## violet
Design mult16_top, start of the top module:
module mult16_top (
  input         clk,
  input  [15:0] a,
  input  [15:0] b,
  output [31:0] p
);
export LEC_CHECK = 0
export ABC_AREA = 0
export CAP_MARGIN = 40
export CELL_PAD_IN_SITES_DETAIL_PLACEMENT = 0
export CORE_ASPECT_RATIO = 0.71
export CORE_MARGIN = 2
export CORE_UTILIZATION = 72
export CTS_CLUSTER_SIZE = 93
export HOLD_SLACK_MARGIN = -0.08
export MAX_ROUTING_LAYER = met5
export PLACE_DENSITY = 0.64
export SETUP_SLACK_MARGIN = 0.96
export SLEW_MARGIN = 20
create_clock -name core_clock -period 12.1 [get_ports {clk}]
run.sh (not shown) runs the stock make flow with config.mk's settings and CLKGATE_MAP_FILE=.
violet completed end to end; final checks failed (setup timing).
For willow, these inputs were changed with respect to violet:
- CTS_CLUSTER_SIZE: 93 -> unset
- MAX_ROUTING_LAYER: met5 -> unset
- CTS_CLUSTER_DIAMETER: unset -> 96
- ABC_AREA: 0 -> unset
- CELL_PAD_IN_SITES_DETAIL_PLACEMENT: 0 -> unset
- HOLD_SLACK_MARGIN: -0.08 -> unset
- PLACE_DENSITY_LB_ADDON: unset -> 0.06
- PLACE_DENSITY: 0.64 -> unset
- SETUP_SLACK_MARGIN: 0.96 -> 1.0
- the clock period (ns, I/O delays scaled along): 12.1 -> 12.2
Findings:
violet → willow: final setup slack of the worst path went down 38 ps. Against violet, willow reports a smallest hold slack that is higher. Across both runs, final cell utilization of the core was higher for willow than for violet. | core footprint | willow vs violet | ≈ equal |. Taking violet as the reference point, the via count of willow rises by 0.64%. Across violet and willow, no clean finish was achieved. Ran to the end and failed final checks on setup timing: willow. The flow completed for violet, but it is not clean: the layout still shows setup timing. Looking at slowest library cell on the worst path, the fa_2 result is from violet; the fa_1 one comes from willow.
Here is what was changed in the inputs of lagoon compared with willow.
- CTS_CLUSTER_DIAMETER: 96 -> 348
- SETUP_SLACK_MARGIN: 1.0 -> unset
- ABC_AREA: unset -> 1
- CORE_ASPECT_RATIO: 0.71 -> unset
- PLACE_DENSITY_LB_ADDON: 0.06 -> unset
- CAP_MARGIN: 40 -> 20
- the clock period (ns, I/O delays scaled along): 12.2 -> 6.15
--- outcome ---
Although it ran to completion, lagoon produced a layout that fails the final checks because of setup timing.
Status willow: flow complete, layout not clean - setup timing
Of the two values seen for critical path startpoint, a_r[14]$_DFF_P_ was produced by willow and b_r[0]$_DFF_P_ by lagoon.
lagoon vs willow, aggregate routed wire length went down by about 3.3%.
First-pass GRT wire length delta (lagoon − willow): favourable
Summary of the comparison: via count is higher in lagoon, relative to willow.
Reported for willow and lagoon, hold buffer count at cts turned out identical to the last digit.
From willow to lagoon the numbers moved as follows: worst hold slack now sits lower, worst path required time now sits lower.
Edits applied to the flow inputs when going from lagoon to garnet:
- SETUP_SLACK_MARGIN now 1.19, previously not set
- CTS_CLUSTER_DIAMETER no longer set, was 348
- Nothing crashed in garnet and all stages finished; the problem is that the final layout failed, the offending checks being setup timing.
- lagoon and garnet ended up with nearly the same required time of the critical path.
- Summary of garnet over lagoon: met1 global-route usage closely matched the old numbers; setup slack decreased by 17 ps relative to the old numbers.
- Hold slack delta (garnet − lagoon): unfavourable
- Compared with lagoon, garnet shows a non-clock buffer count that is 2 higher.

mult16_top again, from the RTL that the note above started with.
clock: 11.4 ns
lec_check: 0
cap_margin: 35
core_margin: 2
core_utilization: 72
cts_cluster_diameter: 103
place_density_lb_addon: 0.3
setup_slack_margin: 1.71
slew_margin: 20
The baseline ran to the end with violations: negative setup slack.
Then changed:
==> flow/config.mk (replaced) <==
export PLATFORM = sky130hd
export DESIGN_NAME = mult16_top
export DESIGN_NICKNAME = mult16_top
export VERILOG_FILES = /design/flow/design.v
export SDC_FILE = /design/flow/constraint.sdc
export NUM_CORES = 4
export LEC_CHECK = 0
export CAP_MARGIN = 20
export CORE_MARGIN = 2
export CORE_UTILIZATION = 58
export SLEW_MARGIN = 20
==> flow/constraint.sdc (replaced) <==
create_clock -name core_clock -period 7.9 [get_ports {clk}]
set_input_delay 1.5800 -clock core_clock [delete_from_list [all_inputs] [get_ports {clk}]]
set_output_delay 1.5800 -clock core_clock [all_outputs]
set_load 0.01 [all_outputs]
The new run finished but failed the layout checks on negative setup slack.
Worst hold slack got worse by 75 ps.
Worst setup slack gets worse by 3400 ps.
Then changed:
--- a/flow/config.mk
+++ b/flow/config.mk
@@ -8,4 +8,5 @@
 export CAP_MARGIN = 20
 export CORE_MARGIN = 2
-export CORE_UTILIZATION = 58
+export CORE_UTILIZATION = 72
+export PLACE_DENSITY = 0.68
 export SLEW_MARGIN = 20
==> flow/constraint.sdc (replaced) <==
create_clock -name core_clock -period 12.0 [get_ports {clk}]
set_input_delay 2.4000 -clock core_clock [delete_from_list [all_inputs] [get_ports {clk}]]
set_output_delay 2.4000 -clock core_clock [all_outputs]
set_load 0.01 [all_outputs]
After rerunning:
- The new run finished but fails on negative setup slack
- die size fell by 19%
- maximum frequency decreases by 0.59%
- cell count went down by 6.4%
- count of clock-buffer cells in the layout rose by 1
- hold slack is better by 170 ps
- sequential share of layout area came out higher by 0.57 points
Then changed:
--- a/flow/config.mk
+++ b/flow/config.mk
@@ -6,7 +6,8 @@
 export NUM_CORES = 4
 export LEC_CHECK = 0
+export ABC_AREA = 1
 export CAP_MARGIN = 20
 export CORE_MARGIN = 2
 export CORE_UTILIZATION = 72
-export PLACE_DENSITY = 0.68
+export PLACE_DENSITY = 0.35
 export SLEW_MARGIN = 20
==> flow/constraint.sdc (replaced) <==
create_clock -name core_clock -period 9.39 [get_ports {clk}]
set_input_delay 1.8780 -clock core_clock [delete_from_list [all_inputs] [get_ports {clk}]]
set_output_delay 1.8780 -clock core_clock [all_outputs]
set_load 0.01 [all_outputs]
The changed run reached the layout checks and failed them: negative setup slack.
Routed wire length climbs by about 4.5%.
Sequential cell count is unchanged.
Final area climbs by about 3%.
